== v2 ==
==> flow/design.v (excerpt) <==
module SUBWAY(
    clk,
    rst_n,
    in_valid,
    init,
    in0,
    in1,
    in2,
    in3,
    out_valid,
    out
);
input clk, rst_n;
input in_valid;
input [1:0] init;
input [1:0] in0, in1, in2, in3; 
output reg       out_valid;
output reg [1:0] out;
parameter s_idle = 2'd0;
parameter s_input = 2'd1;
parameter s_cul = 2'd2;
parameter s_output = 2'd3;
genvar NN;
genvar MM;
integer i;
integer j;
parameter IDX = 9;
reg [1:0]current_state;
reg [1:0]next_state;
reg [1:0]init_pos;
reg [5:0]cnt;
reg [1:0]is_road;
reg [1:0] reg_dif;
reg [1:0]move;
wire UorD;
reg reg_UorD;
wire [1:0]dif1;
wire [1:0]dif2;
wire [1:0]dif;
reg [1:0] next_dif;
reg [1:0]next_pos;
reg [1:0]cur_pos;
reg [1:0] next_step[2:0];
wire [1:0]in_wire[3:0];
reg [1:0]in_a[IDX:0];
reg [1:0]in_b[IDX:0];
reg [1:0]in_c[IDX:0];
reg [1:0]in_d[IDX:0];
reg [1:0]out_pipe[54:0];
reg [1:0]road;
always@(posedge clk or negedge rst_n)begin
	if(!rst_n)
        current_state <= s_idle;
    else
        current_state <= next_state;
end
always@(*)begin
	case(current_state)
		s_idle: if(in_valid) next_state = s_input;
				else next_state = s_idle;
		s_input:if (cnt == 6'd7) next_state = s_cul;
				else next_state = s_input;
		s_cul:	if (cnt == 6'd62) next_state = s_output;
				else next_state = s_cul;				
		s_output: if (cnt == 6'd63) next_state = s_idle;
				else next_state = s_output;
		default: next_state = current_state;
	endcase 
end
always @(posedge clk or negedge rst_n) begin
    if(!rst_n)begin
		init_pos <= 2'd0;
    end   
    else
		case(current_state)
			s_idle: if(in_valid)begin
				init_pos <= init;
			end
			default: init_pos <= init_pos;
		endcase
end
always@(posedge clk or negedge rst_n)begin
	if(!rst_n)
        cnt <= 6'b0;
    else
		case(current_state)
			s_idle: cnt <= 6'd0;
			s_input: cnt <= cnt+6'd1;
			s_cul: if(cnt == 6'd62 ) cnt <= 6'd0;
					else cnt <= cnt+6'd1;
			s_output: if(cnt == 6'd63) cnt <= 6'd0;
					else cnt <= cnt+6'd1;
			default: cnt <= cnt;
		endcase
end
always@(posedge clk or negedge rst_n)begin
	if(!rst_n)
        out_valid <= 1'b0;
    else
		case(current_state)
			s_idle: out_valid <= 1'd0;
			s_input: out_valid <= 1'd0;
			s_output: 
				if(cnt == 6'd63) out_valid <= 1'd0;
				else   out_valid <= 1'd1;
  ...
==> flow/config.mk <==
export PLATFORM = sky130hd
export DESIGN_NAME = SUBWAY
export DESIGN_NICKNAME = SUBWAY
export VERILOG_FILES = /design/flow/design.v
export SDC_FILE = /design/flow/constraint.sdc
export NUM_CORES = 4
export LEC_CHECK = 0
export ABC_AREA = 1
export CAP_MARGIN = 20
export CORE_MARGIN = 2
export CORE_UTILIZATION = 72
export CTS_CLUSTER_DIAMETER = 238
export CTS_CLUSTER_SIZE = 25
export PLACE_DENSITY_LB_ADDON = 0.14
export SLEW_MARGIN = 20
==> flow/constraint.sdc <==
create_clock -name core_clock -period 2.27 [get_ports {clk}]
set_input_delay 0.4540 -clock core_clock [delete_from_list [all_inputs] [get_ports {clk}]]
set_output_delay 0.4540 -clock core_clock [all_outputs]
set_load 0.01 [all_outputs]
run.sh (not shown) runs the stock make flow with config.mk's settings and CLKGATE_MAP_FILE=.
v2: full flow OK, the timing, design-rule and antenna checks passed
--- input diff v2..v21 ---
Settings: PLACE_DENSITY newly set to 0.42; PLACE_DENSITY_LB_ADDON removed (was 0.14); SETUP_SLACK_MARGIN newly set to -0.17; the clock period (ns, I/O delays scaled along) changed from 2.27 to 1.69.
[summary]
The final report for v21 shows a completed flow and a layout that fails verification, specifically setup timing. In v21, the met3 wire length came out about 44% above the value in v2. Delta (v21 minus v2): final period utilization picked up an extra 37 points; static leakage up 2.3%; switching portion of total power now larger; fraction of area in registers fell 1.9 points. v21 vs. v2: critical path depth went up; clock share of power -1.8 points; worst hold margin fell 0.049 ns. v21 reports its critical path launch point as cur_pos[1]$_DFF_PN0_ while v2 reports cur_pos[0]$_DFF_PN0_. The worst setup margin of v21 falls short of that of v2 by 0.65 ns.
diff inputs: v21 => v9
Settings: changing CTS_CLUSTER_DIAMETER from 238 to 320; changing PLACE_DENSITY from 0.42 to 0.36; removing CTS_CLUSTER_SIZE (formerly 25); removing SETUP_SLACK_MARGIN (formerly -0.17); changing the clock period (ns, I/O delays scaled along) from 1.69 to 1.44.
--- outcome ---
The runs compared here, v21 and v9, all ended either early or with open violations. The final report for v21 shows a completed flow and a layout that fails verification, specifically setup timing. No crash in v9: every stage finished, but the layout fails its final checks due to setup timing. The final reports for v9 and v21 show final sum of negative setup slack lower in the former. Between v21 and v9, the number of buffers outside the clock class in the layout is lower for v21. Cmp v21 and v9 / fraction of standard cell area that is sequential / lower: v9. Looking at final-layout clock-cell area share, v9 sits 0.61 points below v21. v9 — power 0.0020 W higher, v21 as reference. v9 against v21: clock power rose 9.3%; worst setup slack decreased by 0.20 ns relative to the old numbers; ratio of routed vias to standard cells shows an increase of about 1.1%.
diff inputs: v9 => v39
Settings: clearing CTS_CLUSTER_DIAMETER, which used to be 320; clearing PLACE_DENSITY, which used to be 0.36; swapping 72 for 62 in CORE_UTILIZATION; swapping 1.44 for 1.36 in the clock period (ns, I/O delays scaled along).
Finished, but not clean: v39, with setup timing.
Relative to v9, the width of the chip measured on v39 has increased by a little under 10%.
Taking v9 as the reference, in v39 routing usage on met3 lost 2.8 points, cell area after layout picked up an extra 2.7%, count of vias placed by the detailed router lost about 8%, share of cell area taken by flip-flops and latches lost 1.5 points, fraction of the cycle the final worst path needs lost 2.6 points.


SUBWAY again, from the RTL that the note above started with.
Settings: LEC_CHECK=0, ABC_AREA=1, CAP_MARGIN=30, CELL_PAD_IN_SITES_DETAIL_PLACEMENT=2, CORE_ASPECT_RATIO=0.68, CORE_MARGIN=2, CORE_UTILIZATION=40, CTS_CLUSTER_DIAMETER=53, GPL_ROUTABILITY_DRIVEN=1, GPL_TIMING_DRIVEN=0, HOLD_SLACK_MARGIN=0.26, MAX_ROUTING_LAYER=met5, PLACE_DENSITY_LB_ADDON=0.18, SLEW_MARGIN=20, TNS_END_PERCENT=65; clock period 2.5 ns.
The first run reached the layout checks and failed them: setup timing.
Edit:
Settings changed: ABC_AREA 1 to not set, CAP_MARGIN 30 to 20, CELL_PAD_IN_SITES_DETAIL_PLACEMENT 2 to 1, CORE_ASPECT_RATIO 0.68 to 1.96, CORE_UTILIZATION 40 to 42, CTS_CLUSTER_DIAMETER 53 to 239, CTS_CLUSTER_SIZE set to 98, GPL_ROUTABILITY_DRIVEN 1 to not set, GPL_TIMING_DRIVEN 0 to not set, HOLD_SLACK_MARGIN 0.26 to not set, MAX_ROUTING_LAYER met5 to not set, PLACE_DENSITY set to 0.64, PLACE_DENSITY_LB_ADDON 0.18 to not set, SETUP_SLACK_MARGIN set to 0.15, TNS_END_PERCENT 65 to 10.
After rerunning: The changed run finished with setup timing left. Combinational power goes down by about 10%. Core utilization came out higher by 2.2 points. Final cell count decreases by about 27%. Worst setup slack gets better by 0.0036 ns. Synthesized area fell by about 3%. Hold slack loses 0.44 ns. Sequential power grows by about 3%. Total power shrinks by about 5%. Wire length falls by about 34%. Flip-flop count does not change.
Edit:
Settings changed: CELL_PAD_IN_SITES_DETAIL_PLACEMENT 1 to not set, CORE_ASPECT_RATIO 1.96 to not set, CORE_UTILIZATION 42 to 40, CTS_CLUSTER_DIAMETER 239 to not set, CTS_CLUSTER_SIZE 98 to not set, PLACE_DENSITY 0.64 to not set, SETUP_SLACK_MARGIN 0.15 to not set, TNS_END_PERCENT 10 to not set.
Clock period 2.5 ns to 2.32 ns, I/O delays scaled along.
Result: Now the flow finished clean; utilization is lower by 2.4 points; wire length is lower by a quarter to a third; synthesized cell count is unchanged; power is higher slightly; setup slack gains 0.18 ns; die size is higher by a few percent; clock-buffer cell count is lower by 1; clock skew stays flat; final cell count is higher by a few percent.
Edit:
Settings changed: CORE_UTILIZATION 40 to 61.
Clock period 2.32 ns to 2.15 ns, I/O delays scaled along.
Outcome: With this change the flow ran to the end with violations: setup timing. Final area barely changes. Die area is lower by 34%. Global-route usage rose by 6.7 points. Count of clock-buffer cells in the layout is higher by 4. Wire length rose by 1.4%. Sequential cell count stays the same. Combinational power climbs by 20%. Utilization increases by 25 points. Worst setup slack gets worse by 0.19 ns. Total power went up by 13%. Fmax went down by 1.1%.


## v12
SUBWAY again, from the RTL that the note above started with.
Design SUBWAY, start of the top module:
module SUBWAY(
    clk,
    rst_n,
    in_valid,
    init,
    in0,
    in1,
    in2,
    in3,
    out_valid,
    out
);
input clk, rst_n;
input in_valid;
input [1:0] init;
input [1:0] in0, in1, in2, in3; 
output reg       out_valid;
output reg [1:0] out;
parameter s_idle = 2'd0;
parameter s_input = 2'd1;
parameter s_cul = 2'd2;
parameter s_output = 2'd3;
genvar NN;
genvar MM;
integer i;
integer j;
parameter IDX = 9;
reg [1:0]current_state;
reg [1:0]next_state;
reg [1:0]init_pos;
reg [5:0]cnt;
reg [1:0]is_road;
reg [1:0] reg_dif;
reg [1:0]move;
wire UorD;
reg reg_UorD;
wire [1:0]dif1;
wire [1:0]dif2;
wire [1:0]dif;
reg [1:0] next_dif;
reg [1:0]next_pos;
reg [1:0]cur_pos;
reg [1:0] next_step[2:0];
wire [1:0]in_wire[3:0];
reg [1:0]in_a[IDX:0];
reg [1:0]in_b[IDX:0];
reg [1:0]in_c[IDX:0];
reg [1:0]in_d[IDX:0];
reg [1:0]out_pipe[54:0];
reg [1:0]road;
always@(posedge clk or negedge rst_n)begin
	if(!rst_n)
        current_state <= s_idle;
    else
        current_state <= next_state;
end
always@(*)begin
	case(current_state)
		s_idle: if(in_valid) next_state = s_input;
				else next_state = s_idle;
		s_input:if (cnt == 6'd7) next_state = s_cul;
				else next_state = s_input;
		s_cul:	if (cnt == 6'd62) next_state = s_output;
				else next_state = s_cul;				
		s_output: if (cnt == 6'd63) next_state = s_idle;
				else next_state = s_output;
		default: next_state = current_state;
	endcase 
end
always @(posedge clk or negedge rst_n) begin
    if(!rst_n)begin
		init_pos <= 2'd0;
    end   
    else
		case(current_state)
			s_idle: if(in_valid)begin
				init_pos <= init;
			end
			default: init_pos <= init_pos;
		endcase
end
always@(posedge clk or negedge rst_n)begin
	if(!rst_n)
        cnt <= 6'b0;
    else
		case(current_state)
			s_idle: cnt <= 6'd0;
			s_input: cnt <= cnt+6'd1;
			s_cul: if(cnt == 6'd62 ) cnt <= 6'd0;
					else cnt <= cnt+6'd1;
			s_output: if(cnt == 6'd63) cnt <= 6'd0;
					else cnt <= cnt+6'd1;
			default: cnt <= cnt;
		endcase
end
always@(posedge clk or negedge rst_n)begin
	if(!rst_n)
        out_valid <= 1'b0;
    else
		case(current_state)
			s_idle: out_valid <= 1'd0;
  ...
clock: 2.5 ns
lec_check: 0
cap_margin: 35
cell_pad_in_sites_detail_placement: 1
cell_pad_in_sites_global_placement: 3
core_aspect_ratio: 0.5
core_margin: 7
core_utilization: 40
cts_cluster_diameter: 239
cts_cluster_size: 98
place_density_lb_addon: 0.01
setup_slack_margin: 0.15
slew_margin: 20
tns_end_percent: 10
Here is what was changed in the inputs of v20 compared with v12.
- removing CELL_PAD_IN_SITES_GLOBAL_PLACEMENT (formerly 3)
- removing CELL_PAD_IN_SITES_DETAIL_PLACEMENT (formerly 1)
- changing CORE_MARGIN from 7 to 2
- removing SETUP_SLACK_MARGIN (formerly 0.15)
- removing CORE_ASPECT_RATIO (formerly 0.5)
- changing CAP_MARGIN from 35 to 20
==> results <==
- v20 finished every step from synthesis to the final layout, and the layout passed the timing, design-rule and antenna checks.
- The final reports for v20 and v12 show combinational fraction of design power lower in the former.
- For v12, the standard cell with the maximum stage delay on the critical path was sky130_fd_sc_hd__nor3_1, unlike v20, where it was sky130_fd_sc_hd__mux4_2.
- Wire length of the first global-routing pass (v20 vs. v12) decreases by a few percent
- Re count of inverters other than clock inverters in the layout: no difference whatsoever between v20 and v12.
- Looking at worst min-delay path class, the flip-flop to flip-flop result is from v12; the input pin to async pin one comes from v20.
- In the metrics for v20 and v12, the one carrying the higher count of clock buffers in the final design is v20.
- Compared with v12, in v20 cell count after placement decreased by 8 relative to the old numbers; total wirelength of the detailed-routed design decreased by 6.7% relative to the old numbers; total via count in the routed design decreased by 97 relative to the old numbers; flip-flop and latch share of the layout cell area increased by 0.20 points relative to the old numbers.
- Largest net degree at the start of global routing came out lower on v20 than on v12.
- Taking v12 as the reference, in v20 cell area fell 0.34%; time the final worst path needs with I/O delays and setup rose 0.037 ns.
Here is what was changed in the inputs of v3 compared with v20.
- PLACE_DENSITY_LB_ADDON no longer set, was 0.01
- CTS_CLUSTER_DIAMETER no longer set, was 239
- TNS_END_PERCENT no longer set, was 10
- CTS_CLUSTER_SIZE no longer set, was 98
- SETUP_SLACK_MARGIN now 0.65, previously not set
- the clock period (ns, I/O delays scaled along) now 2.32, was 2.5
Results
The buffer share of cell area of v3 exceeds that of v20 by 1.1 points. Sequential power delta for v3 relative to v20: 7.6% higher. Compare v20 and v3 | fraction of area in registers lower: v3. Fraction of area in clock buffers and inverters: lower on v3. Summary: headroom to the max-slew limit, v3 better than v20. ~same global router's overall resource usage in v20 and v3. Against v20 as the reference, v3 delivers a higher met2 wire length. On mux cell area share after synthesis, v20 and v3 are basically level.
No activity file was given, so power comes from the tool's default toggle rates.
